==> flow/design.v (excerpt) <==
module sur(
    input        CLK,
    input        rst,
    input        EN_sur,
    input        ECHO1,
    input        ECHO2,
    input        ECHO3,
    input        ECHO4,
    input        ECHO5,
    output       TRIG1,
    output       TRIG2,
    output       TRIG3,
    output       TRIG4,
    output       TRIG5,
    output       SG90,
    output [3:0] dig,
    output [6:0] seg,
    output [3:0] dis
);
wire [3:0] min;
wire [3:0] distance;
reg [24:0] count2;
reg        CLK2;
wire       CE20 = (count2 == 2000) && !CLK2;
always @(posedge CLK)
begin
    if (rst)
    begin
        count2 <= 0;
        CLK2   <= 0;
    end
    else if (count2 == 2000)
    begin
        count2 <= 0;
        CLK2   <= ~CLK2;
    end
    else
        count2 <= count2 + 1;
end
surrounding inst4(
    .CLK(CLK), .rst(rst), .EN(EN_sur),
    .TRIG1(TRIG1), .TRIG2(TRIG2), .TRIG3(TRIG3), .TRIG4(TRIG4), .TRIG5(TRIG5),
    .ECHO1(ECHO1), .ECHO2(ECHO2), .ECHO3(ECHO3), .ECHO4(ECHO4), .ECHO5(ECHO5),
    .min(min), .distance(distance)
);
surrounding_driver inst1(
    .CLK(CLK), .rst(rst), .CE20(CE20), .EN(EN_sur), .minsg(min), .SG90(SG90)
);
display_dis inst(
    .clk(CLK), .rst(rst), .distance(distance), .dig(dig), .seg(seg)
);
assign dis = distance;
endmodule
For scale: roughly 3400 cells after synthesis, roughly 260 flip-flops, ~29 I/O pins.
clock: 16.5 ns
lec_check: 0
cap_margin: 15
core_aspect_ratio: 0.59
core_margin: 2
core_utilization: 70
cts_cluster_diameter: 279
max_routing_layer: met4
place_density: 0.6
setup_slack_margin: 1.93
slew_margin: 20
tns_end_percent: 30
run.sh (not shown) runs the stock make flow with config.mk's settings and CLKGATE_MAP_FILE=.
The first run completed and failed the layout checks on negative setup slack.
Rerun with:
Settings changed: CORE_UTILIZATION 70 to 58.
Clock period 16.5 ns to 39.2 ns, I/O delays scaled along.
Effect: The changed run produced a clean layout. Synthesized area does not change. Global-route usage fell by 12 points. Wire length shrinks by 23%. Worst hold slack degrades by 21 ps. Count of clock-buffer cells in the layout is higher by 1.
Rerun with:
Settings changed: CAP_MARGIN 15 to 20, CORE_ASPECT_RATIO 0.59 to default, CORE_UTILIZATION 58 to 59, CTS_CLUSTER_DIAMETER 279 to default, MAX_ROUTING_LAYER met4 to default, PLACE_DENSITY 0.6 to default, SETUP_SLACK_MARGIN 1.93 to default, TNS_END_PERCENT 30 to default.
Clock period 39.2 ns to 17.0 ns, I/O delays scaled along.
Synthesized area is unchanged; wire length shrinks by 3.9%; count of clock-buffer cells in the layout grows by 1; cell count grows by 7.8%; utilization grows by 8.8 points; flip-flop count is unchanged.

---

Setup of P:
sur again, from the RTL that the note above started with.
Settings: LEC_CHECK=0, ABC_AREA=1, CAP_MARGIN=20, CORE_MARGIN=2, CORE_UTILIZATION=72, CTS_CLUSTER_DIAMETER=323, HOLD_SLACK_MARGIN=0.28, PLACE_DENSITY_LB_ADDON=0.01, SETUP_SLACK_MARGIN=3.92, SLEW_MARGIN=20; clock period 15.9 ns.
P: aborted in global routing (tool error)
What Q does differently from P at the input level:
- an added CTS_CLUSTER_SIZE of 76
- a deleted CTS_CLUSTER_DIAMETER that had been 323
- a deleted HOLD_SLACK_MARGIN that had been 0.28
- a change of CAP_MARGIN from 20 to 10
- a deleted PLACE_DENSITY_LB_ADDON that had been 0.01
- a change of SETUP_SLACK_MARGIN from 3.92 to -0.67
- a change of the clock period (ns, I/O delays scaled along) from 15.9 to 12.8
Findings:
- | async set-reset flop share out of synthesis | Q vs P | ≈ equal |
- Number of buffers added by the clock tree synthesis step shrinks by a few percent when moving from P to Q.
- Placed instance count, P and Q, lower one = P.
- P → Q: area of the mapped netlist neither gained nor lost much, total of cells resized after clock tree synthesis shows a reduction of 283.
- Q -> stages 100% | layout checks FAIL | setup timing
- P: it failed during global routing, and the tool reported GRT-0232.
Input-level comparison between R and Q:
- a deleted ABC_AREA that had been 1
- a deleted CTS_CLUSTER_SIZE that had been 76
- a change of CORE_UTILIZATION from 72 to 65
- a change of CAP_MARGIN from 10 to 20
- a change of SETUP_SLACK_MARGIN from -0.67 to 4.42
- a change of the clock period (ns, I/O delays scaled along) from 12.8 to 17.0
Results
R went all the way through synthesis, placement and routing and the layout is clean on timing, DRC and antenna. Final critical-path share of the clock period | R below Q. Summary of R over Q: slew at the pin closest to its max-slew limit shrank by 0.0086 ns. Relative to Q, wire length of the first global-routing pass has increased by 1500 microns in R. Combined flip-flop and latch cell area delta (R -> Q): insignificant. R ends up with a average wire length per cell after detail routing that is 5.9% higher than in Q.
Setup changes, R to S
- PLACE_DENSITY_LB_ADDON now 0.19, previously not set
- SETUP_SLACK_MARGIN no longer set, was 4.42
- ABC_AREA now 1, previously not set
- CORE_UTILIZATION now 72, was 65
- CTS_CLUSTER_DIAMETER now 231, previously not set
- CTS_CLUSTER_SIZE now 15, previously not set
- the clock period (ns, I/O delays scaled along) now 14.8, was 17.0
- R → S: clock transition time at the flip-flop clock pins of the worst setup and hold paths did not really move.
- Looking at register-to-register slack, S sits 1.34 ns above R.
- S ended with more synthesized cell count than R.
- Simple-gate share of the synthesized area up 14 points in S wrt R

---

Setup of the previous run:
Starting RTL as in the previous note.
Settings: LEC_CHECK=0, ABC_AREA=1, CAP_MARGIN=15, CORE_ASPECT_RATIO=0.92, CORE_MARGIN=2, CORE_UTILIZATION=72, CTS_CLUSTER_DIAMETER=279, MAX_ROUTING_LAYER=met4, PLACE_DENSITY_LB_ADDON=0.01, SETUP_SLACK_MARGIN=-0.39, SLEW_MARGIN=20, TNS_END_PERCENT=80; clock period 12.3 ns.
The previous run did not run to completion, as it errored out during global routing.
## Diff of input files: the current run against the previous run
- a change of CAP_MARGIN from 15 to 20
- a deleted TNS_END_PERCENT that had been 80
- a deleted CTS_CLUSTER_DIAMETER that had been 279
- a deleted MAX_ROUTING_LAYER that had been met4
- a deleted SETUP_SLACK_MARGIN that had been -0.39
- a deleted CORE_ASPECT_RATIO that had been 0.92
- a change of the clock period (ns, I/O delays scaled along) from 12.3 to 15.9
### Flow results
- As far as yosys stat chip area goes, the current run and the previous run are indistinguishable; the numbers are identical.
- Row horizontal die dimension: the current run lower / the previous run higher
- Per the final summary, the current run finished and its layout is clean on timing, DRC and antenna.
- Final estimated routing congestion in global placement in the current run is 5.1% below the previous run.
- The current run vs the previous run on number of CTS-inserted buffers: the current run is the lower one.
- Going from the previous run to the current run, die height grew by a few percent.
- Measured against each other, the current run and the previous run differ in quantity of gates resized following cts, the lower figure coming from the current run.
- Compared with the previous run, the current run shows half-perimeter wire length after detailed placement that has gone down slightly.
- The current run vs. the previous run: number of core rows increased 3; placed instance count lower; die footprint did not really move.

---

sur again, from the RTL that the note above started with.
clock: 12.4 ns
lec_check: 0
cap_margin: 20
core_margin: 2
core_utilization: 40
slew_margin: 20
The baseline ran to the end with violations: setup timing.
Edit:
- clock period: 12.4 -> 22.1 ns (I/O delays scaled with it)
Now the flow went through all stages and came out clean. Count of clock-buffer cells in the layout came out lower by 7. Worst setup slack gets better by 4.7 ns. Design area came out lower by 23%.
Edit:
- clock period: 22.1 -> 25.0 ns (I/O delays scaled with it)
After rerunning: Global-route usage climbs by 0.30 points; count of clock-buffer cells in the layout rose by 3; hold slack hardly moves; routed wire length grows by 1.1%; setup slack is better by 1.7 ns; core utilization stays flat; sequential share of layout area stays flat; via count hardly moves.
Edit:
- ABC_AREA: default -> 1
- CORE_UTILIZATION: 40 -> 64
- PLACE_DENSITY: default -> 0.38
- clock period: 25.0 -> 12.9 ns (I/O delays scaled with it)
=> This time the run finished with setup timing left; via count is higher by roughly a tenth; global-route usage is higher by 14 points; hold slack loses 0.028 ns; synthesized area is lower by a few percent; synthesized cell count is higher by about a fifth; utilization is higher by 31 points; final area is higher slightly; die area is lower by well over a third; worst setup slack loses 3.6 ns; final cell count is higher by roughly a tenth.
Edit:
- CORE_ASPECT_RATIO: default -> 1.77
- CORE_UTILIZATION: 64 -> 71
- PLACE_DENSITY: 0.38 -> 0.36
- SETUP_SLACK_MARGIN: default -> 1.49
- clock period: 12.9 -> 12.7 ns (I/O delays scaled with it)
Result:
- With this change the flow never finished: it broke off in 5_1_grt
- area after synthesis is unchanged
- die size goes down by 9.5%
- synthesized cell count is unchanged
Edit:
- CORE_ASPECT_RATIO: 1.77 -> default
- CORE_UTILIZATION: 71 -> 70
- PLACE_DENSITY: 0.36 -> default
- SETUP_SLACK_MARGIN: 1.49 -> 1.4
- clock period: 12.7 -> 17.0 ns (I/O delays scaled with it)
Outcome: Now the flow produced a clean layout. Synthesized area does not change. Die size goes up by 1.2%. Synthesized cell count stays the same.

---

The RTL this note starts from:
==> flow/design.v <==
module surrounding(CLK,rst,EN,TRIG1,TRIG2,TRIG3,TRIG4,TRIG5,ECHO1,ECHO2,ECHO3,ECHO4,ECHO5,min,distance);
input CLK;                
input rst;                
input EN;                 
output reg [3:0] distance;
output reg TRIG1,TRIG2,TRIG3,TRIG4,TRIG5;          
input ECHO1,ECHO2,ECHO3,ECHO4,ECHO5;               
output reg [3:0] min;    
reg [24:0] count;
reg [24:0] count0,count1,count2,count3,count4,count5;
reg [24:0] countsg;
always @(posedge CLK)
begin
    if(rst)
    begin
        count<=0;
        TRIG1<=0;
        TRIG2<=0;
        TRIG3<=0;
        TRIG4<=0;
        TRIG5<=0;
    end
    else if(EN==1)
	 begin 
	     TRIG1<=0;
		  TRIG2<=0;
		  TRIG3<=0;
		  TRIG4<=0;
		  TRIG5<=0;
	 end
	 else if(EN==0)
	 begin
	     if(count==0|count==1)  
		  begin
		        TRIG1<=1;
		        TRIG2<=1;
		        TRIG3<=1;
		        TRIG4<=1;
		        TRIG5<=1;
				  count<=count+1;
		  end
		  else if(count==5000)         
		  begin 
		        TRIG1<=0;
		        TRIG2<=0;
		        TRIG3<=0;
		        TRIG4<=0;
		        TRIG5<=0;
		        count<=0;
		  end
		  else 
		  begin 
		        TRIG1<=0;
		        TRIG2<=0;
		        TRIG3<=0;
		        TRIG4<=0;
		        TRIG5<=0;
				  count<=count+1;
		  end
	  end
end
always @(posedge CLK)
if(rst)
begin
    count0<=0;
    count1<=0;
    count2<=0;
    count3<=0;
    count4<=0;
    count5<=0;
    min<=0;
    distance<=0;
end
else
begin
    if(count0==5000)
	 begin
	     count0<=0;
	     count1<=0;
		  count2<=0;
		  count3<=0;
		  count4<=0;
		  count5<=0;
		  min<=0;
    end	  
	 else
	 begin
		   count0<=count0+1;
	      if(ECHO1==1)
			begin 
				count1<=count1+1;
			end
			if(ECHO2==1)
			begin 
			count2<=count2+1;
			end
			if(ECHO3==1)
			begin 
			count3<=count3+1;
			end
			if(ECHO4==1)
			begin 
			count4<=count4+1;
			end
			if(ECHO5==1)
			begin 
				count5<=count5+1;
			end
	 end
	 if(ECHO1+ECHO2+ECHO3+ECHO4+ECHO5==4)
	 begin
	     if(count1>58&&count2>58&&count3>58&&count4>58&&count5>58)  
		  begin
		      min<=0;
				distance<=0;
        end
        else if(ECHO1==0)
        begin
            min<=1;
				distance<=count1*10/58;
        end
        else if(ECHO2==0)
        begin
            min<=2;
				distance<=count2*10/58;
        end
        else if(ECHO3==0)
        begin
            min<=3;
            distance<=count3*10/58;
		  end 
        else if(ECHO4==0)
        begin
            min<=4;
				distance<=count4*10/58;
        end
        else if(ECHO5==0)
        begin
            min<=5;
				distance<=count5*10/58;
        end			  
	 end
end
endmodule
module surrounding_driver(CLK,rst,CE20,EN,minsg,SG90);
input EN;                 
input [3:0] minsg;
output reg SG90;    
input CLK;                    
input rst;                    
input CE20;                   
reg [24:0] pwm;
reg [24:0] count;
always @(posedge CLK)
begin
	  if(rst) pwm<=0;
	  else if(CE20)
	  case(minsg)
		  0:begin pwm<=0; end
		  1:begin pwm<=40;  end
		  2:begin pwm<=60; end
		  3:begin pwm<=80; end
		  4:begin pwm<=100;end
		  5:begin pwm<=120; end
		  default: pwm<=0; 
	  endcase
end
always @(posedge CLK)
begin
     if(rst)
	  begin
	       count<=0;
	       SG90<=0;
	  end
     else if(count==1000)
	  begin
	       count<=0;
	  end
	  else if(count<pwm) 
	       begin 
			     SG90<=1;
				  count<=count+1;
			 end
	  else
	       begin
			     SG90<=0;
				  count<=count+1;
			 end
end
endmodule
module display_dis(clk,rst,distance,dig,seg);
input clk;
input rst;
input [3:0]distance;
output reg[3:0]dig;
output reg[6:0]seg;
reg[3:0]data1,data2;
reg[3:0]data;
reg q;
always@(posedge clk)
if(rst)
begin
data1<=0;data2<=0;
end
else
begin
data1<=distance%10;
data2<=distance/10;
end
always @(posedge clk)
if(rst)
begin
	q<=0;dig<=0;data<=0;
end
else
begin
	q<=q+1;
	case(q)
	1'd0 : begin dig<=4'b0001; data<=data1; end
	1'd1 : begin dig<=4'b0010; data<=data2; end
	endcase
end
always @(data)
begin 
	case(data)
   4'd0 : seg=7'b1111110;
   4'd1 : seg=7'b0110000;
   4'd2 : seg=7'b1101101;
   4'd3 : seg=7'b1111001;
   4'd4 : seg=7'b0110011;
   4'd5 : seg=7'b1011011;
   4'd6 : seg=7'b1011111;
   4'd7 : seg=7'b1110000;
   4'd8 : seg=7'b1111111;
   4'd9 : seg=7'b1111011;
   default : seg=7'b1111110;
   endcase
end
endmodule
module sur(
    input        CLK,
    input        rst,
    input        EN_sur,
    input        ECHO1,
    input        ECHO2,
    input        ECHO3,
    input        ECHO4,
    input        ECHO5,
    output       TRIG1,
    output       TRIG2,
    output       TRIG3,
    output       TRIG4,
    output       TRIG5,
    output       SG90,
    output [3:0] dig,
    output [6:0] seg,
    output [3:0] dis
);
wire [3:0] min;
wire [3:0] distance;
reg [24:0] count2;
reg        CLK2;
wire       CE20 = (count2 == 2000) && !CLK2;
always @(posedge CLK)
begin
    if (rst)
    begin
        count2 <= 0;
        CLK2   <= 0;
    end
    else if (count2 == 2000)
    begin
        count2 <= 0;
        CLK2   <= ~CLK2;
    end
    else
        count2 <= count2 + 1;
end
surrounding inst4(
    .CLK(CLK), .rst(rst), .EN(EN_sur),
    .TRIG1(TRIG1), .TRIG2(TRIG2), .TRIG3(TRIG3), .TRIG4(TRIG4), .TRIG5(TRIG5),
    .ECHO1(ECHO1), .ECHO2(ECHO2), .ECHO3(ECHO3), .ECHO4(ECHO4), .ECHO5(ECHO5),
    .min(min), .distance(distance)
);
surrounding_driver inst1(
    .CLK(CLK), .rst(rst), .CE20(CE20), .EN(EN_sur), .minsg(min), .SG90(SG90)
);
display_dis inst(
    .clk(CLK), .rst(rst), .distance(distance), .dig(dig), .seg(seg)
);
assign dis = distance;
endmodule
Settings: LEC_CHECK=0, ABC_AREA=1, CAP_MARGIN=15, CORE_ASPECT_RATIO=0.59, CORE_MARGIN=2, CORE_UTILIZATION=72, CTS_CLUSTER_DIAMETER=279, MAX_ROUTING_LAYER=met4, PLACE_DENSITY_LB_ADDON=0.01, SETUP_SLACK_MARGIN=1.93, SLEW_MARGIN=20, TNS_END_PERCENT=40; clock period 14.7 ns.
Next try:
ABC_AREA = default   (was 1)
CAP_MARGIN = 20   (was 15)
CORE_ASPECT_RATIO = default   (was 0.59)
CORE_UTILIZATION = 31   (was 72)
CTS_CLUSTER_DIAMETER = default   (was 279)
MAX_ROUTING_LAYER = default   (was met4)
PLACE_DENSITY_LB_ADDON = default   (was 0.01)
SETUP_SLACK_MARGIN = default   (was 1.93)
TNS_END_PERCENT = default   (was 40)
clock period = 22.1 ns   (was 14.7 ns; I/O delays follow)
After rerunning: Via count decreases by 12%. Utilization came out lower by 49 points. Setup slack improved by 870 ps. Cell area came out higher by 0.80%. Synthesized area is higher by 5.0%.
